### design/flow/run.sh
#!/bin/bash
# the make line also repeats each setting of config.mk as NAME=value (left out here)
make -C /OpenROAD-flow-scripts/flow DESIGN_CONFIG=/design/flow/config.mk WORK_HOME=/design/flow/orfs CLKGATE_MAP_FILE= finish
### design/flow/config.mk
export PLATFORM = sky130hd
export DESIGN_NAME = cnm_top
export DESIGN_NICKNAME = cnm_top
export VERILOG_FILES = /design/flow/design.v
export SDC_FILE = /design/flow/constraint.sdc
export NUM_CORES = 4
export LEC_CHECK = 0
export CAP_MARGIN = 0
export CELL_PAD_IN_SITES_DETAIL_PLACEMENT = 0
export CORE_ASPECT_RATIO = 0.88
export CORE_MARGIN = 2
export CORE_UTILIZATION = 72
export CTS_CLUSTER_DIAMETER = 283
export CTS_CLUSTER_SIZE = 36
export GPL_TIMING_DRIVEN = 1
export PLACE_DENSITY_LB_ADDON = 0.0
export SLEW_MARGIN = 40
export TNS_END_PERCENT = 20
### design/flow/constraint.sdc
create_clock -name core_clock -period 6.94 [get_ports {clk}]
set_input_delay 1.3880 -clock core_clock [delete_from_list [all_inputs] [get_ports {clk}]]
set_output_delay 1.3880 -clock core_clock [all_outputs]
set_load 0.01 [all_outputs]
### design/flow/design.v
module mult(y,a,b);  
	output logic [15:0] y;
	input  logic [7:0] a,b;
	logic [15:0] y_tmp;
	logic [7:0]  a_tmp;
	logic [7:0]  b_tmp;
	logic [14:0] c1;
	logic [10:0] c2;            
	logic [14:0] out1;
	logic [12:0] out2;
	logic [10:0] out3;
	logic [8:0]  out4;
	logic [14:0] m_temp0;
	logic [13:0] m_temp1;
	logic [12:0] m_temp2;
	logic [11:0] m_temp3;
	logic [10:0] m_temp4;
	logic [9:0]  m_temp5;
	logic [8:0]  m_temp6;
	logic [7:0]  m_temp7;
	always_comb
		begin
			if(a[7])
				begin
					a_tmp = ~a+1'b1;
					if(b[7])
						begin
							b_tmp = ~b+1'b1;
							y = y_tmp ;
						end
					else
						begin
							b_tmp = b;
							y = ~y_tmp+1'b1;
						end
				end
			else
				begin
					a_tmp = a;
					if(b[7])
						begin
							b_tmp = ~b+1'b1;
							y = ~y_tmp+1'b1;
						end
					else
						begin
							b_tmp = b;
							y = y_tmp;
						end
				end
		end
	always_comb
		begin
			out1 = m_temp0 + m_temp1;
			out2 = m_temp2 + m_temp3;
			out3 = m_temp4 + m_temp5;
			out4 = m_temp6 + m_temp7;
			c1   = out1    + out2;
			c2   = out3    + out4;
			y_tmp= c1      + c2;
		end
	always_comb
		begin		
			m_temp0[14:7] = b_tmp[7]?a_tmp:8'b00000000;
			m_temp0[6:0]  = 7'b0000000;
			m_temp1[13:6] = b_tmp[6]?a_tmp:8'b00000000;
			m_temp1[5:0]  = 6'b000000;
			m_temp2[12:5] = b_tmp[5]?a_tmp:8'b00000000;
			m_temp2[4:0]  = 5'b00000;
			m_temp3[11:4] = b_tmp[4]?a_tmp:8'b00000000;
			m_temp3[3:0]  = 4'b0000;
			m_temp4[10:3] = b_tmp[3]?a_tmp:8'b00000000;
			m_temp4[2:0]  = 3'b000;
			m_temp5[9:2]  = b_tmp[2]?a_tmp:8'b00000000;
			m_temp5[1:0]  = 2'b00;
			m_temp6[8:1]  = b_tmp[1]?a_tmp:8'b00000000;
			m_temp6[0]    = 1'b0;
			m_temp7       = b_tmp[0]?a_tmp:8'b00000000;
		end
endmodule
	module cnm(rep,imp,rea,ima,req,imq);  
	output logic signed[15:0] rep, imp;
	input  logic signed[7:0] rea, req, ima, imq;
	logic signed[15:0] y0,y1,y2,y3;
	mult reaXreq (.y(y0), .a(rea), .b(req));
	mult imaXimq (.y(y1), .a(ima), .b(imq));
	mult reaXimq (.y(y2), .a(rea), .b(imq));
	mult imaXreq (.y(y3), .a(ima), .b(req));
	always_comb
		begin
			rep = y0-y1;
			imp = y2+y3;
		end
endmodule
module cnm_top (
    input  logic               clk,
    input  logic               rst,
    input  logic               in_valid,
    input  logic signed [7:0]  rea,
    input  logic signed [7:0]  ima,
    input  logic signed [7:0]  req,
    input  logic signed [7:0]  imq,
    output logic               out_valid,
    output logic signed [15:0] rep,
    output logic signed [15:0] imp
);
    logic signed [7:0]  rea_r, ima_r, req_r, imq_r;
    logic               valid_r;
    logic signed [15:0] rep_c, imp_c;
    cnm cnm (.rep(rep_c), .imp(imp_c), .rea(rea_r), .ima(ima_r), .req(req_r), .imq(imq_r));
    always_ff @(posedge clk) begin
        rea_r <= rea;
        ima_r <= ima;
        req_r <= req;
        imq_r <= imq;
        rep   <= rep_c;
        imp   <= imp_c;
        if (rst) begin
            valid_r   <= 1'b0;
            out_valid <= 1'b0;
        end else begin
            valid_r   <= in_valid;
            out_valid <= valid_r;
        end
    end
endmodule
==> deck_impl_summary.md, run 1 <==
Synthesis and Place & Route Summary

Final timing
  – Fmax: roughly 0.13 GHz
  – Endpoints failing setup: 9
  – Setup Skew: between 10 and 15 ps
  – Min cycle time layout: 7570 ps
  – Rel. slew slack: between 20% and 30%
  – Period utilisation layout: 109%
  – RSZ-0062 raised after global routing: yes
  – Worst-margin pin slew: around 1000 ps
  – Pins Over Slew Limit: 0
  – Setup ws final: -632 ps
  – Hold Violations, Final: 0

Synthesis
  – Syn. warnings: 3
  – Adder share: a little under a third
  – Post-synth EDFFs: 0
  – Flops out of synthesis: approximately 66
  – Top cell area share: between 10% and 20%
  – Mapped cell area: about 12,000 um2
  – Ys cells: ~1,600
  – Distinct cells, synth: 57
  – Floorplan Nets: around 1,900
  – Syn_area_per_cell: slightly below 8 um2
  – Post-synth top area cell: ha_1
  – Top cells, area: ha_1 19%, fa_1 11%, dfxtp_1 11%
  – MUX share of area: less than 1%
  – Simple-Gate Fraction of Synth Area: a little under a fifth
  – XOR Share, Synth: 18.2%
  – Main flop type: dfxtp_1
  – Synth cell count leaders: 236 x nor2_1, 194 x ha_1, 168 x inv_1
  – Top logic family: adder cells
  – Synth top cell by count: nor2_1
  – Yosys Chip Area: ~12,000 um2
  – Gate Count Post-Synth: about 1,600
  – FFs w/ async S/R, synth: 0%
  – Compound-cell area share of the yosys netlist: between 15 and 20%
  – Post-synthesis sequential area ratio: a little over a tenth

Detailed routing
  – Drt wl/cell: roughly 22 um
  – Via/cell ratio: between 6 and 7
  – # diodes: 0
  – DR vias: 13,545
  – DR pass1 iterations: 9
  – Remaining antenna violation count: 0
  – Initial DRC count: around 1,600
  – Detailed-route DRC error count: 0
  – Post-Route WL: 44.2 mm

Floorplan
  – Core box area: roughly 17,000 um2
  – Die Area: between 15,000 and 20,000 um2
  – I/O pins: between 60 and 70
  – Die Ht: around 130 um
  – Chip width: around 140 um
  – FP Rows: approximately 45
  – Fp_density: 72.8%

Clock tree
  – H-tree depth: 3
  – TritonCTS Sinks: around 66
  – Max Root-Sink Buffers: 2
  – CTS tree: done
  – Clock latency (worst-skew pair): 370 ps
  – Num CTS Buffers: 9
  – CTS root buffer: clkbuf_16
  – Reg clk slew, reported paths: approximately 70 ps
  – Cts hold-fix bufs: 0

Worst setup path
  – CP Max Fanout: 6
  – Critical path type: reg2reg
  – Critical Path Start Type: register
  – Cell depth of the worst setup path: 33
  – Critical-path top delay cell: xnor2_1
  – Reg-to-reg startpoint: rea_r[1]
  – Crit path launch: rea_r[1]
  – Reg2Reg Depth: 33
  – Most common cell on crit path: ha_1
  – Reg2reg setup slack: -630 ps
  – Critical path's top delay family: adder cells
  – FF-to-FF End: imp[14]
  – Max incr delay on CP: between 600 and 700 ps
  – CP required: around 7200 ps
  – Setup crit end: imp[14]
  – Buffers and inverters on the worst path: 5
  – Worst Setup End Kind: register
  – Worst EP arrival: approximately 7900 ps

GRT
  – Vias in the first global route: 11,891
  – Grt ovf: 0
  – Global-route wire length before repair: ~54 mm
  – Initial antenna violation count: 1
  – GRT Total Usage: 37.0%
  – Largest net degree at the start of global routing: 17

Layout
  – FILL cells: about 720
  – Cell Count, Final, Fillers Out: 2,036
  – Area grow syn2layout: 25.9%
  – Final core utilization: just over 90%
  – Final nets: approximately 2,100

Outcome
  – SO Faults: setup timing
  – Status: failed layout checks

Placement
  – Port buffer count: around 67
  – Hpwl dp: 26.7 mm
  – Placed Instances: between 1,500 and 2,000
  – RePlAce Congestion: a little over 0.9

Worst hold path
  – Hold Crit Start: valid_r
  – Type of the most critical hold path: reg2reg
  – Cell depth of the worst hold path: 1
  – Worst Hold End: out_valid

Flow run
  – Log Warnings: 28
  – Max Cap Viol: 0
-- metrics by stage --
step	setup slack (ps)	hold WS (ps)	instance area (um2)	setup TNS, ps
6_report	-632	453	15700	-3250
3_3_place_gp	-26.0	418	14100	-26.0
2_1_floorplan	33.7	414	12500	0
3_5_place_dp	-226	444	14100	-434
4_1_cts	-32.1	454	14500	-41.3
5_1_grt	-1070	458	15700	-6550
-- layout make-up --
| type | count | area [um2] | share of cell area (%) |
|---|---|---|---|
| Timing Repair Buffer | 198 | 1690 | 10.7 |
| Sequential cell | 66 | 1340 | 8.54 |
| Multi-Input combinational cell | 1352 | 11400 | 72.9 |
| Clock buffer | 9 | 225 | 1.43 |
| Tap cell | 235 | 294 | 1.87 |
| Clock inverter | 6 | 66.3 | 0.423 |
| Inverter | 170 | 639 | 4.07 |
-- what timing repair did --
| action | 4_1_cts | 5_1_grt |
|---|---|---|
| pin swaps | 4 | 107 |
| gates resized | 23 | 191 |
| buffers inserted | 4 | 32 |
| endpoints found under the setup margin | 4 | 8 |
-- per-layer routing --
metal	global-route usage, %	vias to the layer above	wire length, um
met4	15.2	2	3380
met1	48.6	6223	15400
li1	-	5755	-
met3	5.13	441	5640
met2	61.3	1124	19800
met5	0	-	39
==> inputs of run 2 (changes only) <==
- CORE_ASPECT_RATIO: 0.88 -> unset
- CORE_UTILIZATION: 72 -> 71
- CTS_CLUSTER_DIAMETER: 283 -> unset
- PLACE_DENSITY_LB_ADDON: 0.0 -> 0.01
- clock period: 6.94 -> 6.9 ns (I/O delays scaled with it)
==> deck_impl_summary.md, run 2 <==
Synthesis and Place & Route Summary

Outcome
  – Status: failed layout checks
  – SO Faults: setup timing

Flow run
  – Max Cap Viol: 0 (unchanged)
  – Log Warnings: 28 (unchanged)

Synthesis
  – Post-synth top area cell: ha_1
  – XOR Share, Synth: 18.2% (unchanged)
  – Top cell area share: 19.5% (unchanged)
  – Synth cell count leaders: 236 x nor2_1, 194 x ha_1, 168 x inv_1
  – Post-synthesis sequential area ratio: 10.6% (unchanged)
  – Syn_area_per_cell: 7.71 um2 (unchanged)
  – Yosys Chip Area: 12,500 um2 (unchanged)
  – Compound-cell area share of the yosys netlist: 15.2% (unchanged)
  – Simple-Gate Fraction of Synth Area: 18.9% (unchanged)
  – Distinct cells, synth: 57 (unchanged)
  – Syn. warnings: 3 (unchanged)
  – Top logic family: adder cells
  – FFs w/ async S/R, synth: 0% (unchanged)
  – Flops out of synthesis: 66 (unchanged)
  – Mapped cell area: 12,500 um2 (unchanged)
  – Post-synth EDFFs: 0 (unchanged)
  – Gate Count Post-Synth: 1,616 (unchanged)
  – Ys cells: 1,616 (unchanged)
  – Main flop type: dfxtp_1
  – Floorplan Nets: 1,915 (unchanged)
  – MUX share of area: 0.412% (unchanged)
  – Top cells, area: ha_1 19%, fa_1 11%, dfxtp_1 11%
  – Adder share: 30.7% (unchanged)
  – Synth top cell by count: nor2_1

Placement
  – Hpwl dp: 26.8 mm (+0.40%)
  – RePlAce Congestion: 0.953 (+2.2%)
  – Port buffer count: 67 (unchanged)
  – Dpl cell area: 14,200 um2 (+0.41%)

Worst setup path
  – CP Max Fanout: 6 (unchanged)
  – Reg2reg setup slack: -360 ps (+280 ps)
  – Crit path launch: imq_r[1]
  – Most common cell on crit path: nor2_1
  – Buffers and inverters on the worst path: 4 (-1)
  – Reg-to-reg startpoint: imq_r[1]
  – Critical path type: reg2reg
  – Cell depth of the worst setup path: 32 (-3.0%)
  – Worst Setup End Kind: register
  – Reg2Reg Depth: 32 (-3.0%)
  – FF-to-FF End: rep[15]
  – Max incr delay on CP: 580 ps (-70 ps)
  – Critical-path top delay cell: xnor2_1
  – Worst EP arrival: 7500 ps (-360 ps)
  – Critical path's top delay family: adder cells
  – Setup crit end: rep[15]
  – Critical Path Start Type: register
  – CP required: 7140 ps (-90 ps)

Final timing
  – Endpoints failing setup: 4 (-5)
  – Rel. slew slack: 25.9% (-3.8 points)
  – Min cycle time layout: 7260 ps (-315 ps)
  – Fmax: 0.138 GHz (+4.3%)
  – Period utilisation layout: 105% (-3.9 points)
  – RSZ-0062 raised after global routing: yes
  – Setup Skew: 14.8 ps (+1.80 ps)
  – Pins Over Slew Limit: 0 (unchanged)
  – Worst-margin pin slew: 1100 ps (+56.7 ps)
  – Sum Neg Setup Slack: -741 ps (+2510 ps)
  – Hold Violations, Final: 0 (unchanged)
  – Setup ws final: -356 ps (+275 ps)

Floorplan
  – I/O pins: 68 (unchanged)
  – FP Rows: 48 (+6.7%)
  – Die Ht: 137 um (+7.1%)
  – Core box area: 17,200 um2 (+0.70%)
  – Fp_density: 72.3% (-0.51 points)
  – Chip width: 137 um (-5.4%)
  – Die Area: 18,600 um2 (+1.4%)

Detailed routing
  – Drt wl/cell: 21.6 um (-0.75%)
  – Initial DRC count: 1,497 (-7.2%)
  – Remaining antenna violation count: 0 (unchanged)
  – Post-Route WL: 43.7 mm (-1.1%)
  – Detailed-route DRC error count: 0 (unchanged)
  – DR vias: 13,544 (-0.0074%)
  – DR pass1 iterations: 8 (-1)
  – Via/cell ratio: 6.68 (+0.34%)

Worst hold path
  – Type of the most critical hold path: reg2reg
  – Hold Crit Start: valid_r
  – Worst Hold End: out_valid
  – Cell depth of the worst hold path: 1 (unchanged)

GRT
  – Grt ovf: 0 (unchanged)
  – Vias in the first global route: 11,709 (-1.5%)
  – Initial antenna violation count: 1 (unchanged)
  – Global-route wire length before repair: 53.5 mm (-1.8%)
  – GRT Total Usage: 35.9% (-1.1 points)
  – Largest net degree at the start of global routing: 16 (-1)

Layout
  – Final nets: 2,098 (+0.095%)
  – Area grow syn2layout: 25.6%
  – Final Cell Area: 15,700 um2 (-0.26%)

Clock tree
  – Reg clk slew, reported paths: 70 ps (about the same)
  – TritonCTS Sinks: 66 (unchanged)
  – Max Root-Sink Buffers: 2 (unchanged)
  – CTS tree: done
  – CTS root buffer: clkbuf_16
  – Clock latency (worst-skew pair): 370 ps (about the same)
  – H-tree depth: 3 (unchanged)
  – Num CTS Buffers: 9 (unchanged)
-- run 2: final cells by class --
class	count	area, um2
repair buffers	200	1690
inverters	170	639
clock buffers	10	239
diodes	1	2.50
fillers	724	1580
flip-flops and latches	66	1340
multi-input cells	1352	11400
well taps	225	282
clock inverters	5	55.1
-- run 2: routing by layer --
metal	share of wire (%)	global-route usage, %
met4	9.3	16.3
met5	0	0
met3	12	5.78
met1	34	43.3
met2	45	62.7
-- run 2: repair_timing --
action                     CTS  global route
gates cloned                 0             0
hold buffers                 0             0
setup endpoints to repair    4             8
resized                     25           182
pin swaps                    4            98
setup buffers                2            23
-- run 2: stage by stage --
step	worst slack, ps	util (%)	cells	hold WS (ps)
6_report	-356	90.8	2029	459
5_1_grt	-474	90.8	2028	482
4_1_cts	2.23	84.6	2005	460
3_5_place_dp	-178	82.2	1988	441
3_3_place_gp	74.4	82.1	1988	448
2_1_floorplan	-6.29	-	1616	414
==> inputs of run 3 (changes only) <==
- CAP_MARGIN: 0 -> 20
- CELL_PAD_IN_SITES_DETAIL_PLACEMENT: 0 -> unset
- CORE_UTILIZATION: 71 -> 72
- CTS_CLUSTER_DIAMETER: unset -> 46
- CTS_CLUSTER_SIZE: 36 -> 31
- GPL_TIMING_DRIVEN: 1 -> unset
- PLACE_DENSITY_LB_ADDON: 0.01 -> unset
- SETUP_SLACK_MARGIN: unset -> -0.42
- SLEW_MARGIN: 40 -> 20
- TNS_END_PERCENT: 20 -> unset
- clock period: 6.9 -> 6.79 ns (I/O delays scaled with it)
==> deck_impl_summary.md, run 3 <==
Synthesis and Place & Route Summary

Detailed routing
  – Remaining antenna violation count: 0 (unchanged)
  – Drt wl/cell: 18.4 um (-15%)
  – Post-Route WL: 38.1 mm (-13%)
  – DR vias: 12,645 (-6.6%)
  – Initial DRC count: 1,079 (-28%)
  – Via/cell ratio: 6.12 (-8.4%)
  – Detailed-route DRC error count: 0 (unchanged)
  – # diodes: 0 (-1)
  – DR pass1 iterations: 6 (-2)

Synthesis
  – Flops out of synthesis: 66 (unchanged)
  – Gate Count Post-Synth: 1,616 (unchanged)
  – Simple-Gate Fraction of Synth Area: 18.9% (unchanged)
  – Main flop type: dfxtp_1
  – Syn. warnings: 3 (unchanged)
  – Post-synth top area cell: ha_1
  – Synth top cell by count: nor2_1
  – MUX share of area: 0.412% (unchanged)
  – Yosys Chip Area: 12,500 um2 (unchanged)
  – Distinct cells, synth: 57 (unchanged)
  – Synth cell count leaders: 236 x nor2_1, 194 x ha_1, 168 x inv_1
  – XOR Share, Synth: 18.2% (unchanged)
  – Post-synthesis sequential area ratio: 10.6% (unchanged)
  – Floorplan Nets: 1,915 (unchanged)
  – Post-synth EDFFs: 0 (unchanged)
  – Ys cells: 1,616 (unchanged)
  – Syn_area_per_cell: 7.71 um2 (unchanged)
  – Top logic family: adder cells
  – Top cells, area: ha_1 19%, fa_1 11%, dfxtp_1 11%
  – Top cell area share: 19.5% (unchanged)
  – Compound-cell area share of the yosys netlist: 15.2% (unchanged)
  – FFs w/ async S/R, synth: 0% (unchanged)
  – Adder share: 30.7% (unchanged)
  – Mapped cell area: 12,500 um2 (unchanged)

Floorplan
  – Die Ht: 136 um (-0.68%)
  – Die Area: 18,400 um2 (-1.4%)
  – FP Rows: 48 (unchanged)
  – Core box area: 17,100 um2 (-0.70%)
  – Chip width: 136 um (-0.68%)
  – Fp_density: 72.8% (+0.51 points)
  – I/O pins: 68 (unchanged)

Clock tree
  – Num CTS Buffers: 9 (unchanged)
  – Reg clk slew, reported paths: 60 ps (about the same)
  – CTS root buffer: clkbuf_16
  – TritonCTS Sinks: 66 (unchanged)
  – Clock latency (worst-skew pair): 350 ps (-20 ps)
  – H-tree depth: 3 (unchanged)
  – Cts hold-fix bufs: 0 (unchanged)
  – CTS tree: done
  – Max Root-Sink Buffers: 2 (unchanged)

GRT
  – Largest net degree at the start of global routing: 17 (+1)
  – Grt ovf: 0 (unchanged)
  – Vias in the first global route: 12,171 (+3.9%)
  – Global-route wire length before repair: 56.4 mm (+5.5%)
  – Initial antenna violation count: 0 (-1)
  – GRT Total Usage: 38.1% (+2.1 points)

Layout
  – Footprint of the multi-input gates: 10,800 um2 (-5.4%)
  – Final core utilization: 89.6% (-1.2 points)
  – Area grow syn2layout: 23.0%
  – Final nets: 2,136 (+1.8%)
  – FILL cells: 858 (+19%)
  – Cell Count, Final, Fillers Out: 2,067 (+1.9%)
  – Storage cell area: 1320 um2 (-1.0%)

Worst setup path
  – Setup crit end: rep[15]
  – Critical-path top delay cell: fa_1
  – Reg2Reg Depth: 38 (+19%)
  – CP Max Fanout: 5 (-1)
  – Critical path type: reg2reg
  – CP required: 7020 ps (-120 ps)
  – Worst EP arrival: 7380 ps (-120 ps)
  – Critical Path Start Type: register
  – Max incr delay on CP: 540 ps (-40 ps)
  – Cell depth of the worst setup path: 38 (+19%)
  – Crit path launch: ima_r[1]
  – Worst Setup End Kind: register
  – Critical path's top delay family: adder cells
  – Buffers and inverters on the worst path: 7 (+3)
  – Reg-to-reg startpoint: ima_r[1]
  – Reg2reg setup slack: -360 ps (about the same)
  – FF-to-FF End: rep[15]

Final timing
  – Min cycle time layout: 7150 ps (-108 ps)
  – Setup ws final: -358 ps (-2.07 ps)
  – Setup Skew: 13.2 ps (-1.60 ps)
  – Rel. slew slack: 25.7% (-0.21 points)
  – Pins Over Slew Limit: 0 (unchanged)
  – Worst-margin pin slew: 1110 ps (+3.06 ps)
  – Hold Violations, Final: 0 (unchanged)
  – Period utilisation layout: 105% (+0.11 points)
  – Endpoints failing setup: 6 (+2)
  – RSZ-0062 raised after global routing: yes
  – Final hold slack: 452 ps (-6.38 ps)
  – Fmax: 0.140 GHz (+1.5%)

Flow run
  – Max Cap Viol: 0 (unchanged)
  – Log Warnings: 29 (+3.6%)

Placement
  – Pre-CTS WS: -271 ps (-93.4 ps)
  – Hpwl dp: 27.5 mm (+2.7%)
  – Port buffer count: 67 (unchanged)
  – Placed Instances: 2,043 (+2.8%)
  – RePlAce Congestion: 0.956 (+0.24%)

Worst hold path
  – Cell depth of the worst hold path: 1 (unchanged)
  – Type of the most critical hold path: reg2reg
  – Hold Crit Start: valid_r
  – Worst Hold End: out_valid

Outcome
  – SO Faults: setup timing
  – Status: failed layout checks
[run 3: area by class of cell]
class	count	share of cell area [%]
Inverter	170	4.16
Clock inverter	6	0.588
Sequential cell	66	8.63
Tap cell	225	1.84
Clock buffer	10	1.56
Timing Repair Buffer	238	12.8
Multi-Input combinational cell	1352	70.4
[run 3: per-stage QoR]
stage	TNS, ps	cell area [um2]
6_report	-1360	15300
5_1_grt	-4360	15300
4_1_cts	-1050	14900
3_5_place_dp	-764	14500
3_3_place_gp	0	14500
2_1_floorplan	-1330	12500
[run 3: repair_timing]
action | in CTS | in global routing
gates resized | 0 | 86
buffers inserted | 0 | 8
setup endpoints to repair | 0 | 8
[run 3: per-layer routing]
layer / track usage, % / wire length (um) / vias up
met3: 6.77 / 3110 / 193
met1: 46.1 / 14600 / 5973
met5: 0 / 0 / -
met4: 17.7 / 2050 / 0
met2: 65.5 / 18300 / 642
li1: - / - / 5837
==> inputs of run 4 (changes only) <==
- ABC_AREA: unset -> 1
- CTS_CLUSTER_DIAMETER: 46 -> 41
- CTS_CLUSTER_SIZE: 31 -> 71
- PLACE_DENSITY_LB_ADDON: unset -> 0.28
- SETUP_SLACK_MARGIN: -0.42 -> 1.61
- clock period: 6.79 -> 6.54 ns (I/O delays scaled with it)
==> deck_impl_summary.md, run 4 <==
Implementation Results

Placement
  – Placed Instances: 2,447 (+20%)
  – Hpwl dp: 32.1 mm (+17%)
  – Dpl cell area: 15,600 um2 (+7.5%)
  – RePlAce Congestion: 1.00 (+4.7%)
  – Port buffer count: 67 (unchanged)

Synthesis
  – Distinct cells, synth: 42 (-26%)
  – Ys cells: 2,129 (+32%)
  – Compound-cell area share of the yosys netlist: 8.79% (-6.5 points)
  – Floorplan Nets: 2,428 (+27%)
  – Syn_area_per_cell: 6.39 um2 (-17%)
  – Synth cell count leaders: 559 x nand2_1, 376 x inv_1, 212 x nor2_1
  – Synth top cell by count: nand2_1
  – Yosys Chip Area: 13,600 um2 (+9.1%)
  – Top logic family: simple AND/OR/NAND/NOR gates
  – Gate Count Post-Synth: 2,129 (+32%)
  – Post-synthesis sequential area ratio: 9.72% (-0.88 points)
  – Top cells, area: ha_1 18%, nand2_1 15%, inv_1 10%
  – Mapped cell area: 13,600 um2 (+9.1%)
  – Top cell area share: 17.9% (-1.6 points)
  – FFs w/ async S/R, synth: 0% (unchanged)
  – Post-synth top area cell: ha_1
  – Post-synth EDFFs: 0 (unchanged)
  – Flops out of synthesis: 66 (unchanged)
  – Syn. warnings: 3 (unchanged)
  – XOR Share, Synth: 10.7% (-7.5 points)
  – Simple-Gate Fraction of Synth Area: 30.9% (+12 points)
  – Adder share: 28.2% (-2.6 points)
  – Main flop type: dfxtp_1
  – MUX share of area: 0% (-0.41 points)

Outcome
  – Fail Step: 5_1_grt
  – Run Error: [ERROR GRT-0232] Routing congestion too high. Check the congestion heatmap in the GUI.
  – Status: aborted with a tool error

Floorplan
  – Core box area: 18,600 um2 (+8.9%)
  – Chip width: 141 um (+4.3%)
  – Fp_density: 72.9% (+0.11 points)
  – Die Area: 20,000 um2 (+8.8%)
  – FP Rows: 50 (+4.2%)
  – I/O pins: 68 (unchanged)
  – Die Ht: 141 um (+4.3%)

Clock tree
  – CTS root buffer: clkbuf_16
  – Num CTS Buffers: 9 (unchanged)
  – TritonCTS Sinks: 66 (unchanged)
  – H-tree depth: 3 (unchanged)
  – Max Root-Sink Buffers: 2 (unchanged)
  – Cts hold-fix bufs: 0 (unchanged)

GRT
  – Grt ovf: 3
  – GRT Total Usage: between 60% and 70%
-- run 4: routing by layer --
layer / GRT overflow / GRT usage (%)
met2: 0 / 90.5
met4: 3 / 63.4
met1: 0 / 69.0
met5: 0 / 10.8
met3: 0 / 45.8
-- run 4: stage by stage --
step                worst slack [ps]  TNS, ps
CTS                              405        0
detailed placement             -42.3    -42.3
global placement                 143        0
floorplan                        590        0
-- run 4: repair_timing --
item	in CTS
setup endpoints to repair	21
pin swaps	139
setup buffers	85
gates resized	180
==> inputs of run 5 (changes only) <==
- ABC_AREA: 1 -> unset
- CTS_CLUSTER_DIAMETER: 41 -> unset
- CTS_CLUSTER_SIZE: 71 -> 27
- PLACE_DENSITY_LB_ADDON: 0.28 -> 0.21
- SETUP_SLACK_MARGIN: 1.61 -> 0.51
- clock period: 6.54 -> 2.21 ns (I/O delays scaled with it)
==> deck_impl_summary.md, run 5 <==
Implementation Results

Floorplan
  – FP Rows: 48 (-4.0%)
  – Chip width: 136 um (-4.1%)
  – Core box area: 17,100 um2 (-8.2%)
  – Fp_density: 72.8% (-0.11 points)
  – Die Area: 18,400 um2 (-8.1%)
  – Die Ht: 136 um (-4.1%)
  – I/O pins: 68 (unchanged)

Synthesis
  – Simple-Gate Fraction of Synth Area: 18.9% (-12 points)
  – Ys cells: 1,616 (-24%)
  – Syn. warnings: 3 (unchanged)
  – FFs w/ async S/R, synth: 0% (unchanged)
  – MUX share of area: 0.412% (+0.41 points)
  – Distinct cells, synth: 57 (+36%)
  – Post-synth top area cell: ha_1
  – Synth top cell by count: nor2_1
  – Floorplan Nets: 1,915 (-21%)
  – XOR Share, Synth: 18.2% (+7.5 points)
  – Top cells, area: ha_1 19%, fa_1 11%, dfxtp_1 11%
  – Gate Count Post-Synth: 1,616 (-24%)
  – Synth cell count leaders: 236 x nor2_1, 194 x ha_1, 168 x inv_1
  – Top cell area share: 19.5% (+1.6 points)
  – Yosys Chip Area: 12,500 um2 (-8.3%)
  – Post-synth EDFFs: 0 (unchanged)
  – Adder share: 30.7% (+2.6 points)
  – Mapped cell area: 12,500 um2 (-8.3%)
  – Syn_area_per_cell: 7.71 um2 (+21%)
  – Top logic family: adder cells
  – Compound-cell area share of the yosys netlist: 15.2% (+6.5 points)
  – Flops out of synthesis: 66 (unchanged)
  – Main flop type: dfxtp_1
  – Post-synthesis sequential area ratio: 10.6% (+0.88 points)

Placement
  – RePlAce Congestion: 1.05 (+5.0%)
  – Port buffer count: 67 (unchanged)

Outcome
  – Fail Step: 3_5_place_dp
  – Run Error: [ERROR DPL-0038] Utilization greater than 100%, impossible to legalize
  – Status: aborted with a tool error
-- run 5: through the flow --
step              hold WS, ps  instances  setup slack [ps]
floorplan                 414       1616             -4200
global placement          425       2283             -4280
==> inputs of run 6 (changes only) <==
- ABC_AREA: unset -> 1
- CORE_UTILIZATION: 72 -> 62
- CTS_CLUSTER_DIAMETER: unset -> 277
- CTS_CLUSTER_SIZE: 27 -> 99
- PLACE_DENSITY_LB_ADDON: 0.21 -> unset
- SETUP_SLACK_MARGIN: 0.51 -> unset
- clock period: 2.21 -> 4.02 ns (I/O delays scaled with it)
==> deck_impl_summary.md, run 6 <==
Implementation Results

Outcome
  – Status: aborted with a tool error
  – Fail Step: 5_1_grt
  – Run Error: [ERROR DPL-0038] Utilization greater than 100%, impossible to legalize

Floorplan
  – I/O pins: 68 (unchanged)
  – Die Area: 23,100 um2 (+26%)
  – FP Rows: 54 (+13%)
  – Core box area: 21,700 um2 (+27%)
  – Die Ht: 152 um (+12%)
  – Fp_density: 62.7% (-10 points)
  – Chip width: 152 um (+12%)

Synthesis
  – Floorplan Nets: 2,428 (+27%)
  – Mapped cell area: 13,600 um2 (+9.1%)
  – Adder share: 28.2% (-2.6 points)
  – Post-synth top area cell: ha_1
  – Top logic family: simple AND/OR/NAND/NOR gates
  – Top cells, area: ha_1 18%, nand2_1 15%, inv_1 10%
  – Ys cells: 2,129 (+32%)
  – Compound-cell area share of the yosys netlist: 8.79% (-6.5 points)
  – Main flop type: dfxtp_1
  – Top cell area share: 17.9% (-1.6 points)
  – Simple-Gate Fraction of Synth Area: 30.9% (+12 points)
  – Yosys Chip Area: 13,600 um2 (+9.1%)
  – Synth top cell by count: nand2_1
  – XOR Share, Synth: 10.7% (-7.5 points)
  – Flops out of synthesis: 66 (unchanged)
  – Synth cell count leaders: 559 x nand2_1, 376 x inv_1, 212 x nor2_1
  – Post-synth EDFFs: 0 (unchanged)
  – Syn_area_per_cell: 6.39 um2 (-17%)
  – Post-synthesis sequential area ratio: 9.72% (-0.88 points)
  – Syn. warnings: 3 (unchanged)
  – Gate Count Post-Synth: 2,129 (+32%)
  – MUX share of area: 0% (-0.41 points)
  – Distinct cells, synth: 42 (-26%)
  – FFs w/ async S/R, synth: 0% (unchanged)

Placement
  – RePlAce Congestion: 0.990 (-5.7%)
  – Hpwl dp: approximately 35 mm
  – Port buffer count: 67 (unchanged)

Clock tree
  – H-tree depth: 3
  – TritonCTS Sinks: ~66
  – Cts hold-fix bufs: 0
  – CTS root buffer: clkbuf_16
  – Num CTS Buffers: 9
  – Max Root-Sink Buffers: 2
-- run 6: through the flow --
| stage | TNS, ps | cells | worst slack (ps) | cell area (um2) |
|---|---|---|---|---|
| floorplan | -28500 | 2129 | -1930 | 14500 |
| global placement | -37150 | 2869 | -2250 | 18600 |
| detailed placement | -40310 | 2869 | -2460 | 18600 |
| CTS | -35670 | 2925 | -2180 | 19900 |
-- run 6: timing repair --
| action | 4_1_cts |
|---|---|
| setup endpoints to repair | 24 |
| buffers inserted | 41 |
| resized | 192 |
| pin swaps | 125 |
==> inputs of run 7 (changes only) <==
- ABC_AREA: 1 -> unset
- CORE_UTILIZATION: 62 -> 57
- CTS_CLUSTER_DIAMETER: 277 -> unset
- CTS_CLUSTER_SIZE: 99 -> unset
- SETUP_SLACK_MARGIN: unset -> 0.05
- clock period: 4.02 -> 7.02 ns (I/O delays scaled with it)
==> deck_impl_summary.md, run 7 <==
Synthesis and Place & Route Summary

Detailed routing
  – Detailed-route DRC error count: 0
  – Post-Route WL: approximately 34 mm
  – DR vias: 11,568
  – Top sig layer: met4
  – Met2 Wirelength: around 17 mm
  – DR pass1 iterations: 6
  – WL met1: 15.2 mm
  – Remaining antenna violation count: 0
  – Initial DRC count: 593
  – Met3 wire length: about 1.5 mm
  – Drt wl/cell: approximately 16 um
  – Via/cell ratio: between 5 and 6
  – # diodes: 0

Layout
  – Final nets: between 2,000 and 2,500
  – Final core utilization: between 70% and 80%
  – Cell Count, Final, Fillers Out: 2,078
  – Area grow syn2layout: 26.2%

Synthesis
  – Main flop type: dfxtp_1
  – Syn. warnings: 3 (unchanged)
  – Post-synth EDFFs: 0 (unchanged)
  – FFs w/ async S/R, synth: 0% (unchanged)
  – Synth top cell by count: nor2_1
  – Syn_area_per_cell: 7.71 um2 (+21%)
  – Compound-cell area share of the yosys netlist: 15.2% (+6.5 points)
  – Flops out of synthesis: 66 (unchanged)
  – Floorplan Nets: 1,915 (-21%)
  – Top logic family: adder cells
  – Top cell area share: 19.5% (+1.6 points)
  – Distinct cells, synth: 57 (+36%)
  – Post-synth top area cell: ha_1
  – Ys cells: 1,616 (-24%)
  – Synth cell count leaders: 236 x nor2_1, 194 x ha_1, 168 x inv_1
  – Yosys Chip Area: 12,500 um2 (-8.3%)
  – Post-synthesis sequential area ratio: 10.6% (+0.88 points)
  – Mapped cell area: 12,500 um2 (-8.3%)
  – XOR Share, Synth: 18.2% (+7.5 points)
  – Adder share: 30.7% (+2.6 points)
  – Top cells, area: ha_1 19%, fa_1 11%, dfxtp_1 11%
  – Gate Count Post-Synth: 1,616 (-24%)
  – Simple-Gate Fraction of Synth Area: 18.9% (-12 points)
  – MUX share of area: 0.412% (+0.41 points)

Floorplan
  – Core box area: 21,600 um2 (-0.31%)
  – Chip width: 152 um (-0.14%)
  – I/O pins: 68 (unchanged)
  – Die Ht: 152 um (-0.14%)
  – Die Area: 23,100 um2 (-0.28%)
  – FP Rows: 54 (unchanged)
  – Fp_density: 57.7% (-5.0 points)

Final timing
  – Min cycle time layout: between 6000 and 7000 ps
  – Sum Neg Setup Slack: 0 ps
  – Fmax: ~0.15 GHz
  – Worst-margin pin slew: 1010 ps
  – Setup Skew: ~11 ps
  – Period utilisation layout: 96.7%
  – Pins Over Slew Limit: 0
  – Endpoints failing setup: 0
  – Hold Violations, Final: 0
  – Rel. slew slack: 32.0%

Placement
  – RePlAce Congestion: 0.960 (-3.1%)
  – Placed Instances: 2,034 (-29%)
  – Port buffer count: 67 (unchanged)
  – Hpwl dp: 26.8 mm (-25%)

Clock tree
  – CTS tree: done
  – CTS root buffer: clkbuf_16
  – TritonCTS Sinks: 66 (unchanged)
  – Reg clk slew, reported paths: roughly 70 ps
  – Num CTS Buffers: 9 (unchanged)
  – H-tree depth: 3 (unchanged)
  – Max Root-Sink Buffers: 2 (unchanged)
  – Cts hold-fix bufs: 0 (unchanged)
  – Clock latency (worst-skew pair): between 300 and 400 ps

Worst setup path
  – Critical path's top delay family: adder cells
  – FF-to-FF End: rep[14]
  – Setup crit end: rep[14]
  – Max incr delay on CP: 530 ps
  – Reg2Reg Depth: 35
  – CP Max Fanout: 3
  – Critical path type: reg2reg
  – Most common cell on crit path: a21oi_2
  – Worst Setup End Kind: register
  – Cell depth of the worst setup path: 35
  – CP required: 7250 ps
  – Buffers and inverters on the worst path: 6
  – Reg-to-reg startpoint: rea_r[0]
  – Worst EP arrival: between 7000 and 8000 ps
  – Reg2reg setup slack: 230 ps
  – Critical-path top delay cell: fa_1
  – Crit path launch: rea_r[0]
  – Critical Path Start Type: register

Outcome
  – Status: complete, no violations

Worst hold path
  – Type of the most critical hold path: reg2reg
  – Worst Hold End: out_valid
  – Cell depth of the worst hold path: 1
  – Hold Crit Start: valid_r

GRT
  – Global-route wire length before repair: between 50 and 60 mm
  – Vias in the first global route: approximately 11,000
  – Initial antenna violation count: 0
  – Grt ovf: 0
  – GRT Total Usage: 28.1%
  – Largest net degree at the start of global routing: 16

Flow run
  – Log Warnings: 29
  – Max Cap Viol: 0
run 7: area by class of cell:
cell class | instances | area [um2]
inverter | 170 | 639
tap | 280 | 350
timing repair buffer | 194 | 1670
clock inverter | 7 | 98.8
fill | 1744 | 5880
sequential | 66 | 1330
multi-input combinational | 1352 | 11400
clock buffer | 9 | 225
run 7: metal layers:
layer	vias to the layer above	track usage, %
met5	-	0
met4	0	7.48
met3	43	3.48
met2	232	48.2
met1	5543	37.5
li1	5750	-
run 7: timing repair:
item | in CTS | in global routing
gates resized | 6 | 201
buffers inserted | 0 | 28
pin swaps | 2 | 100
setup endpoints to repair | 3 | 7
run 7: stage by stage:
stage	worst slack, ps	hold slack (ps)	cell area [um2]
after global placement	146	422	14200
after detailed placement	-27.5	426	14200
final	232	439	15700
after floorplan	8.99	414	12500
after global routing	-117	468	15700
after CTS	73.9	442	14500
==> inputs of run 8 (changes only) <==
- ABC_AREA: unset -> 1
- CAP_MARGIN: 20 -> 0
- CELL_PAD_IN_SITES_DETAIL_PLACEMENT: unset -> 0
- CORE_MARGIN: 2 -> 5
- CORE_UTILIZATION: 57 -> 61
- CTS_CLUSTER_SIZE: unset -> 17
- GPL_TIMING_DRIVEN: unset -> 1
- SETUP_SLACK_MARGIN: 0.05 -> 1.19
- SLEW_MARGIN: 20 -> 40
- TNS_END_PERCENT: unset -> 20
- clock period: 7.02 -> 1.47 ns (I/O delays scaled with it)
==> deck_impl_summary.md, run 8 <==
Implementation Results

Floorplan
  – Fp_density: 62.1% (+4.5 points)
  – Core box area: 21,900 um2 (+1.3%)
  – FP Rows: 54 (unchanged)
  – Die Ht: 159 um (+4.9%)
  – Die Area: 25,400 um2 (+10%)
  – Chip width: 159 um (+4.9%)
  – I/O pins: 68 (unchanged)

Synthesis
  – Post-synth top area cell: ha_1
  – Distinct cells, synth: 42 (-26%)
  – Adder share: 28.2% (-2.6 points)
  – Top cells, area: ha_1 18%, nand2_1 15%, inv_1 10%
  – MUX share of area: 0% (-0.41 points)
  – Flops out of synthesis: 66 (unchanged)
  – Mapped cell area: 13,600 um2 (+9.1%)
  – Simple-Gate Fraction of Synth Area: 30.9% (+12 points)
  – XOR Share, Synth: 10.7% (-7.5 points)
  – Post-synth EDFFs: 0 (unchanged)
  – Syn_area_per_cell: 6.39 um2 (-17%)
  – Synth cell count leaders: 559 x nand2_1, 376 x inv_1, 212 x nor2_1
  – Syn. warnings: 3 (unchanged)
  – Top logic family: simple AND/OR/NAND/NOR gates
  – Yosys Chip Area: 13,600 um2 (+9.1%)
  – Top cell area share: 17.9% (-1.6 points)
  – Gate Count Post-Synth: 2,129 (+32%)
  – Ys cells: 2,129 (+32%)
  – Synth top cell by count: nand2_1
  – Main flop type: dfxtp_1
  – FFs w/ async S/R, synth: 0% (unchanged)
  – Post-synthesis sequential area ratio: 9.72% (-0.88 points)
  – Compound-cell area share of the yosys netlist: 8.79% (-6.5 points)
  – Floorplan Nets: 2,428 (+27%)

Outcome
  – Fail Step: 5_1_grt
  – Status: aborted with a tool error
  – Run Error: [ERROR DPL-0038] Utilization greater than 100%, impossible to legalize

Placement
  – Hpwl dp: 36.3 mm (+36%)
  – Port buffer count: 67 (unchanged)
  – RePlAce Congestion: 0.960 (about the same)
  – Dpl cell area: 18,600 um2 (+31%)

Clock tree
  – Cts hold-fix bufs: 0 (unchanged)
  – CTS root buffer: clkbuf_16
  – H-tree depth: 3 (unchanged)
  – Max Root-Sink Buffers: 2 (unchanged)
  – Num CTS Buffers: 9 (unchanged)
  – TritonCTS Sinks: 66 (unchanged)
==> run 8: through the flow <==
step / std cells / setup slack [ps] / setup TNS (ps) / hold slack [ps]
detailed placement: 2874 / -4870 / -110660 / 406
floorplan: 2129 / -4480 / -99890 / 322
CTS: 2949 / -4680 / -107090 / 105
global placement: 2874 / -4760 / -106970 / 397
==> run 8: repair_timing <==
action                     CTS
cloned                       1
buffers inserted            59
gates resized              475
setup endpoints to repair   99
pin swaps                  197
==> inputs of run 9 (changes only) <==
- ABC_AREA: 1 -> unset
- CORE_MARGIN: 5 -> 2
- CORE_UTILIZATION: 61 -> 71
- CTS_CLUSTER_SIZE: 17 -> 73
- PLACE_DENSITY_LB_ADDON: unset -> 0.01
- TNS_END_PERCENT: 20 -> 5
- clock period: 1.47 -> 7.59 ns (I/O delays scaled with it)
==> deck_impl_summary.md, run 9 <==
Synthesis and Place & Route Summary

Outcome
  – Status: failed layout checks
  – SO Faults: setup timing

Worst hold path
  – Worst Hold End: out_valid
  – Cell depth of the worst hold path: 1
  – Type of the most critical hold path: reg2reg
  – Hold Crit Start: valid_r

Detailed routing
  – Via/cell ratio: about 7.3
  – Initial DRC count: about 3,200
  – Remaining antenna violation count: 0
  – Post-Route WL: around 54 mm
  – DR vias: ~15,000
  – Detailed-route DRC error count: 0
  – DR pass1 iterations: 21
  – Drt wl/cell: approximately 27 um

Final timing
  – Pins Over Slew Limit: 0
  – Setup Skew: approximately 9.4 ps
  – Worst-margin pin slew: between 1000 and 1500 ps
  – Rel. slew slack: around 7.4%
  – Endpoints failing setup: 7
  – Sum Neg Setup Slack: -1530 ps
  – Setup ws final: -448 ps
  – Fmax: around 0.12 GHz
  – Hold Violations, Final: 0
  – Min cycle time layout: between 8000 and 9000 ps
  – RSZ-0062 raised after global routing: yes
  – Period utilisation layout: 106%

Floorplan
  – Chip width: 137 um (-14%)
  – Core box area: 17,200 um2 (-21%)
  – FP Rows: 48 (-11%)
  – Die Area: 18,600 um2 (-27%)
  – I/O pins: 68 (unchanged)
  – Fp_density: 72.3% (+10 points)
  – Die Ht: 137 um (-14%)

Worst setup path
  – Worst EP arrival: 8280 ps
  – Reg2Reg Depth: 31
  – Critical path type: reg2reg
  – Crit path launch: rea_r[1]
  – FF-to-FF End: rep[15]
  – Worst Setup End Kind: register
  – CP required: roughly 7800 ps
  – Critical path's top delay family: simple AND/OR/NAND/NOR gates
  – Setup crit end: rep[15]
  – Critical Path Start Type: register
  – Reg-to-reg startpoint: rea_r[1]
  – Cell depth of the worst setup path: 31
  – Max incr delay on CP: approximately 1100 ps
  – Reg2reg setup slack: -450 ps
  – Critical-path top delay cell: o41ai_2
  – CP Max Fanout: 5
  – Buffers and inverters on the worst path: 5

Synthesis
  – XOR Share, Synth: 18.2% (+7.5 points)
  – Mapped cell area: 12,500 um2 (-8.3%)
  – Post-synth top area cell: ha_1
  – Flops out of synthesis: 66 (unchanged)
  – Simple-Gate Fraction of Synth Area: 18.9% (-12 points)
  – Top logic family: adder cells
  – Main flop type: dfxtp_1
  – Synth top cell by count: nor2_1
  – Post-synthesis sequential area ratio: 10.6% (+0.88 points)
  – Compound-cell area share of the yosys netlist: 15.2% (+6.5 points)
  – FFs w/ async S/R, synth: 0% (unchanged)
  – Adder share: 30.7% (+2.6 points)
  – Synth cell count leaders: 236 x nor2_1, 194 x ha_1, 168 x inv_1
  – Ys cells: 1,616 (-24%)
  – MUX share of area: 0.412% (+0.41 points)
  – Syn_area_per_cell: 7.71 um2 (+21%)
  – Distinct cells, synth: 57 (+36%)
  – Syn. warnings: 3 (unchanged)
  – Top cells, area: ha_1 19%, fa_1 11%, dfxtp_1 11%
  – Yosys Chip Area: 12,500 um2 (-8.3%)
  – Gate Count Post-Synth: 1,616 (-24%)
  – Post-synth EDFFs: 0 (unchanged)
  – Top cell area share: 19.5% (+1.6 points)
  – Floorplan Nets: 1,915 (-21%)

Clock tree
  – Reg clk slew, reported paths: around 60 ps
  – CTS root buffer: clkbuf_16
  – Max Root-Sink Buffers: 2 (unchanged)
  – Cts hold-fix bufs: 0 (unchanged)
  – Num CTS Buffers: 9 (unchanged)
  – CTS tree: done
  – H-tree depth: 3 (unchanged)
  – TritonCTS Sinks: 66 (unchanged)
  – Clock latency (worst-skew pair): roughly 360 ps

GRT
  – Global-route wire length before repair: ~60 mm
  – Vias in the first global route: 12,656
  – Grt ovf: 0
  – Largest net degree at the start of global routing: 17
  – GRT Total Usage: approximately two fifths
  – Initial antenna violation count: 9

Flow run
  – Max Cap Viol: 0
  – Log Warnings: 29

Layout
  – Final Cell Area: between 15,000 and 20,000 um2
  – Area grow syn2layout: 28.9%
  – FILL cells: ~560
  – Final nets: 2,081
  – Final core utilization: between 90% and 100%

Placement
  – Port buffer count: 67 (unchanged)
  – Pre-CTS WS: 264 ps (+5140 ps)
  – Dpl cell area: 14,000 um2 (-24%)
  – Hpwl dp: 25.7 mm (-29%)
  – RePlAce Congestion: 0.912 (-5.0%)
-- run 9: cell type report --
type,count,area [um2],share of cell area [%]
Clock buffer,12,236,1.47
Sequential cell,66,1360,8.46
Timing Repair Buffer,183,1580,9.84
Antenna cell,5,12.5,0.0779
Clock inverter,4,52.6,0.327
Inverter,170,662,4.12
Tap cell,225,282,1.75
Multi-Input combinational cell,1352,11900,74.0
-- run 9: timing repair --
item | CTS | global route
setup buffers | 57 | 23
pin swaps | 68 | 80
resized | 115 | 96
endpoints found under the setup margin | 13 | 12
-- run 9: per-stage QoR --
step / std cells / hold WS, ps
4_1_cts: 1989 / 447
3_3_place_gp: 1915 / 419
2_1_floorplan: 1616 / 414
3_5_place_dp: 1916 / 433
6_report: 2017 / 440
5_1_grt: 2015 / 455
-- run 9: per-layer routing --
layer  part of all wire (%)  global-route usage [%]  vias to the layer above
met3                     16                    7.63                      796
met2                     41                    69.0                     1659
met1                     31                    47.6                     6625
met4                     12                    24.4                        8
li1                       -                       -                     5718
met5                   0.31                       0                        -
==> inputs of run 10 (changes only) <==
- SETUP_SLACK_MARGIN: 1.19 -> -0.48
- TNS_END_PERCENT: 5 -> 20
- clock period: 7.59 -> 6.54 ns (I/O delays scaled with it)
==> deck_impl_summary.md, run 10 <==
Synthesis and Place & Route Summary

Synthesis
  – Synth top cell by count: nor2_1
  – Syn. warnings: 3 (unchanged)
  – Top logic family: adder cells
  – Main flop type: dfxtp_1
  – MUX share of area: 0.412% (unchanged)
  – Floorplan Nets: 1,915 (unchanged)
  – Adder share: 30.7% (unchanged)
  – Yosys Chip Area: 12,500 um2 (unchanged)
  – Post-synthesis sequential area ratio: 10.6% (unchanged)
  – Top cell area share: 19.5% (unchanged)
  – Post-synth top area cell: ha_1
  – Gate Count Post-Synth: 1,616 (unchanged)
  – Simple-Gate Fraction of Synth Area: 18.9% (unchanged)
  – Flops out of synthesis: 66 (unchanged)
  – Top cells, area: ha_1 19%, fa_1 11%, dfxtp_1 11%
  – XOR Share, Synth: 18.2% (unchanged)
  – Mapped cell area: 12,500 um2 (unchanged)
  – Distinct cells, synth: 57 (unchanged)
  – Compound-cell area share of the yosys netlist: 15.2% (unchanged)
  – Syn_area_per_cell: 7.71 um2 (unchanged)
  – FFs w/ async S/R, synth: 0% (unchanged)
  – Ys cells: 1,616 (unchanged)
  – Post-synth EDFFs: 0 (unchanged)
  – Synth cell count leaders: 236 x nor2_1, 194 x ha_1, 168 x inv_1

Placement
  – RePlAce Congestion: 0.956 (+4.9%)
  – Port buffer count: 67 (unchanged)
  – Placed Instances: 2,113 (+10%)
  – Hpwl dp: 29.3 mm (+14%)

Floorplan
  – Chip width: 137 um (unchanged)
  – Die Area: 18,600 um2 (unchanged)
  – FP Rows: 48 (unchanged)
  – I/O pins: 68 (unchanged)
  – Core box area: 17,200 um2 (unchanged)
  – Fp_density: 72.3% (unchanged)
  – Die Ht: 137 um (unchanged)

Clock tree
  – CTS root buffer: clkbuf_16
  – Clock latency (worst-skew pair): 380 ps (+20 ps)
  – TritonCTS Sinks: 66 (unchanged)
  – H-tree depth: 3 (unchanged)
  – Cts hold-fix bufs: 0 (unchanged)
  – Reg clk slew, reported paths: 60 ps (about the same)
  – Num CTS Buffers: 9 (unchanged)
  – CTS tree: done
  – Max Root-Sink Buffers: 2 (unchanged)

Worst setup path
  – Worst Setup End Kind: register
  – Critical path's top delay family: XOR/XNOR gates
  – Reg2Reg Depth: 29 (-6.5%)
  – CP Max Fanout: 5 (unchanged)
  – Reg2reg setup slack: -1530 ps (-1080 ps)
  – Critical Path Start Type: register
  – Critical path type: reg2reg
  – Critical-path top delay cell: xor2_1
  – Buffers and inverters on the worst path: 2 (-3)
  – Cell depth of the worst setup path: 29 (-6.5%)
  – CP required: 6790 ps (-1040 ps)
  – Setup crit end: rep[15]
  – Reg-to-reg startpoint: req_r[3]
  – Worst EP arrival: 8320 ps (+40 ps)
  – Crit path launch: req_r[3]
  – FF-to-FF End: rep[15]
  – Max incr delay on CP: 870 ps (-230 ps)

GRT
  – Global-route wire length before repair: 59.2 mm (-1.0%)
  – GRT Total Usage: 39.9% (-0.75 points)
  – Grt ovf: 0 (unchanged)
  – Initial antenna violation count: 3 (-6)
  – Vias in the first global route: 13,004 (+2.7%)
  – Largest net degree at the start of global routing: 17 (unchanged)

Final timing
  – Min cycle time layout: 8070 ps (+28.9 ps)
  – Rel. slew slack: 24.7% (+17 points)
  – Hold Violations, Final: 0 (unchanged)
  – Period utilisation layout: 123% (+17 points)
  – Worst-margin pin slew: 1130 ps (-248 ps)
  – RSZ-0062 raised after global routing: yes
  – Fmax: 0.124 GHz (-0.36%)
  – Pins Over Slew Limit: 0 (unchanged)
  – Sum Neg Setup Slack: -10,270 ps (-8740 ps)
  – Setup Skew: 19.8 ps (+10.3 ps)
  – Setup ws final: -1530 ps (-1080 ps)
  – Endpoints failing setup: 14 (+7)

Layout
  – FILL cells: 534 (-4.5%)
  – Storage cell area: 1330 um2 (-2.5%)
  – Cell Count, Final, Fillers Out: 2,144 (+6.3%)
  – Footprint of the multi-input gates: 11,200 um2 (-5.5%)
  – Area grow syn2layout: 30.6%
  – Final nets: 2,210 (+6.2%)

Flow run
  – Max Cap Viol: 0 (unchanged)
  – Log Warnings: 28 (-3.4%)

Detailed routing
  – Via/cell ratio: 7.03 (-4.3%)
  – Met2 Wirelength: 22.2 mm (-0.93%)
  – Top sig layer: met4
  – Remaining antenna violation count: 0 (unchanged)
  – Detailed-route DRC error count: 0 (unchanged)
  – Post-Route WL: 52.1 mm (-4.4%)
  – Met3 wire length: 7.53 mm (-11%)
  – DR pass1 iterations: 14 (-33%)
  – DR vias: 15,068 (+1.8%)
  – Drt wl/cell: 24.3 um (-10%)
  – Initial DRC count: 2,343 (-26%)
  – WL met1: 16.4 mm (-2.6%)

Worst hold path
  – Type of the most critical hold path: reg2reg
  – Worst Hold End: out_valid
  – Cell depth of the worst hold path: 1 (unchanged)
  – Hold Crit Start: valid_r

Outcome
  – Status: failed layout checks
  – SO Faults: setup timing
==> run 10: per-layer routing <==
| layer | track usage [%] | up-vias |
|---|---|---|
| met5 | 0 | - |
| met4 | 21.3 | 0 |
| met3 | 7.37 | 735 |
| met2 | 69.5 | 1574 |
| met1 | 46.4 | 6791 |
| li1 | - | 5968 |
==> run 10: layout make-up <==
type / instances / share of cell area [%]
diodes: 3 / 0.0461
clock buffers: 12 / 1.51
clock inverters: 4 / 0.169
inverters: 170 / 3.93
multi-input cells: 1352 / 69.0
flip-flops and latches: 66 / 8.14
well taps: 225 / 1.73
repair buffers: 312 / 15.5
==> run 10: timing repair <==
item | CTS | global route
hold endpoints to repair | 0 | 0
buffers inserted | 0 | 12
endpoints found under the setup margin | 2 | 10
pin swaps | 1 | 75
gates resized | 4 | 148
gates cloned | 0 | 0
==> run 10: stage by stage <==
step / setup slack (ps) / hold WS (ps) / instance area, um2 / util (%)
2_1_floorplan: -493 / 414 / 12500 / -
3_3_place_gp: -185 / 443 / 15100 / 87.6
3_5_place_dp: -436 / 436 / 15100 / 87.6
4_1_cts: -458 / 456 / 15400 / 89.3
5_1_grt: -1670 / 479 / 16300 / 94.4
6_report: -1530 / 450 / 16300 / 94.5
==> inputs of run 11 (changes only) <==
- ABC_AREA: unset -> 1
- CORE_MARGIN: 2 -> 5
- CORE_UTILIZATION: 71 -> 55
- CTS_CLUSTER_DIAMETER: unset -> 170
- CTS_CLUSTER_SIZE: 73 -> 99
- PLACE_DENSITY: unset -> 0.75
- PLACE_DENSITY_LB_ADDON: 0.01 -> unset
- SETUP_SLACK_MARGIN: -0.48 -> unset
- clock period: 6.54 -> 4.54 ns (I/O delays scaled with it)
==> deck_impl_summary.md, run 11 <==
Synthesis and Place & Route Summary

Synthesis
  – Simple-Gate Fraction of Synth Area: 30.9% (+12 points)
  – Flops out of synthesis: 66 (unchanged)
  – Syn_area_per_cell: 6.39 um2 (-17%)
  – Post-synth top area cell: ha_1
  – Yosys Chip Area: 13,600 um2 (+9.1%)
  – Ys cells: 2,129 (+32%)
  – Syn. warnings: 3 (unchanged)
  – Post-synth EDFFs: 0 (unchanged)
  – Post-synthesis sequential area ratio: 9.72% (-0.88 points)
  – MUX share of area: 0% (-0.41 points)
  – Synth top cell by count: nand2_1
  – Top cells, area: ha_1 18%, nand2_1 15%, inv_1 10%
  – Synth cell count leaders: 559 x nand2_1, 376 x inv_1, 212 x nor2_1
  – Top cell area share: 17.9% (-1.6 points)
  – Distinct cells, synth: 42 (-26%)
  – Gate Count Post-Synth: 2,129 (+32%)
  – Main flop type: dfxtp_1
  – Mapped cell area: 13,600 um2 (+9.1%)
  – Compound-cell area share of the yosys netlist: 8.79% (-6.5 points)
  – XOR Share, Synth: 10.7% (-7.5 points)
  – Adder share: 28.2% (-2.6 points)
  – Floorplan Nets: 2,428 (+27%)
  – FFs w/ async S/R, synth: 0% (unchanged)
  – Top logic family: simple AND/OR/NAND/NOR gates

Floorplan
  – Die Area: 28,000 um2 (+50%)
  – I/O pins: 68 (unchanged)
  – FP Rows: 57 (+19%)
  – Core box area: 24,300 um2 (+41%)
  – Chip width: 167 um (+23%)
  – Fp_density: 55.9% (-16 points)
  – Die Ht: 167 um (+23%)

Layout
  – Final core utilization: 81.2% (-13 points)
  – Final nets: 2,905 (+31%)
  – Final Cell Area: 19,800 um2 (+21%)
  – Footprint of the multi-input gates: 12,200 um2 (+8.7%)
  – FILL cells: 1,441 (+170%)
  – Area grow syn2layout: 45.3%
  – Storage cell area: 1330 um2 (+0.66%)

Worst hold path
  – Hold Crit Start: valid_r
  – Type of the most critical hold path: reg2reg
  – Worst Hold End: out_valid
  – Cell depth of the worst hold path: 2 (+1)

Final timing
  – RSZ-0062 raised after global routing: yes
  – Hold Violations, Final: 0 (unchanged)
  – Setup ws final: -2350 ps (-822 ps)
  – Fmax: 0.145 GHz (+17%)
  – Worst-margin pin slew: 510 ps (-616 ps)
  – Period utilisation layout: 152% (+28 points)
  – Min cycle time layout: 6890 ps (-1180 ps)
  – Setup Skew: 9.42 ps (-10.4 ps)
  – Rel. slew slack: 65.9% (+41 points)
  – Endpoints failing setup: 24 (+10)
  – Pins Over Slew Limit: 0 (unchanged)

Clock tree
  – H-tree depth: 3 (unchanged)
  – CTS root buffer: clkbuf_16
  – Max Root-Sink Buffers: 2 (unchanged)
  – CTS tree: done
  – TritonCTS Sinks: 66 (unchanged)
  – Num CTS Buffers: 9 (unchanged)
  – Cts hold-fix bufs: 0 (unchanged)
  – Clock latency (worst-skew pair): 360 ps (-20 ps)
  – Reg clk slew, reported paths: 70 ps (about the same)

Outcome
  – SO Faults: setup timing
  – Status: failed layout checks

Detailed routing
  – DR pass1 iterations: 8 (-6)
  – DR vias: 16,370 (+8.6%)
  – Remaining antenna violation count: 0 (unchanged)
  – Initial DRC count: 1,591 (-32%)
  – Post-Route WL: 49.2 mm (-5.6%)
  – Via/cell ratio: 5.58 (-21%)
  – Drt wl/cell: 16.8 um (-31%)
  – Detailed-route DRC error count: 0 (unchanged)
  – # diodes: 0 (-3)

Worst setup path
  – Cell depth of the worst setup path: 41 (+41%)
  – Setup crit end: rep[15]
  – Reg2reg setup slack: -2350 ps (-820 ps)
  – Critical path type: reg2reg
  – Max incr delay on CP: 450 ps (-420 ps)
  – Crit path launch: rea_r[0]
  – Worst EP arrival: 7140 ps (-1180 ps)
  – CP Max Fanout: 4 (-1)
  – Critical path's top delay family: adder cells
  – Reg-to-reg startpoint: rea_r[0]
  – Critical Path Start Type: register
  – CP required: 4790 ps (-2000 ps)
  – Critical-path top delay cell: fa_1
  – FF-to-FF End: rep[15]
  – Worst Setup End Kind: register
  – Reg2Reg Depth: 41 (+41%)
  – Buffers and inverters on the worst path: 9 (+7)

Flow run
  – Max Cap Viol: 0 (unchanged)
  – Log Warnings: 29 (+3.6%)

GRT
  – GRT Total Usage: 30.3% (-9.7 points)
  – Global-route wire length before repair: 71.4 mm (+21%)
  – Vias in the first global route: 15,527 (+19%)
  – Initial antenna violation count: 0 (-3)
  – Grt ovf: 0 (unchanged)
  – Largest net degree at the start of global routing: 19 (+2)

Placement
  – Hpwl dp: 33.9 mm (+16%)
  – RePlAce Congestion: 1.03 (+7.3%)
  – Port buffer count: 67 (unchanged)
  – Dpl cell area: 17,900 um2 (+19%)
## run 11: per-stage QoR
stage | hold WS (ps) | setup TNS [ps] | std cells | setup slack [ps]
after floorplan | 388 | -19030 | 2129 | -1410
after global placement | 397 | -23460 | 2874 | -1560
after detailed placement | 412 | -26790 | 2874 | -1780
after CTS | 418 | -23500 | 2913 | -1630
after global routing | 428 | -35760 | 2935 | -2440
final | 419 | -30910 | 2935 | -2350
## run 11: cell type report
type                            count  share of cell area (%)
Timing Repair Buffer              498                    20.1
Sequential cell                    66                    6.75
Inverter                          392                    7.63
Clock inverter                      7                   0.513
Clock buffer                        9                    1.14
Tap cell                          324                    2.05
Multi-Input combinational cell   1639                    61.8
## run 11: repair_timing
action	in CTS	in global routing
pin swaps	104	106
gates resized	116	146
setup endpoints to repair	24	24
setup buffers	23	24
## run 11: layer usage
metal	share of wire, %	global-route usage [%]	up-vias
met4	6.3	11.5	0
met1	37	37.0	7545
met2	48	54.0	934
met5	0	0	-
li1	-	-	7597
met3	9.2	4.22	294
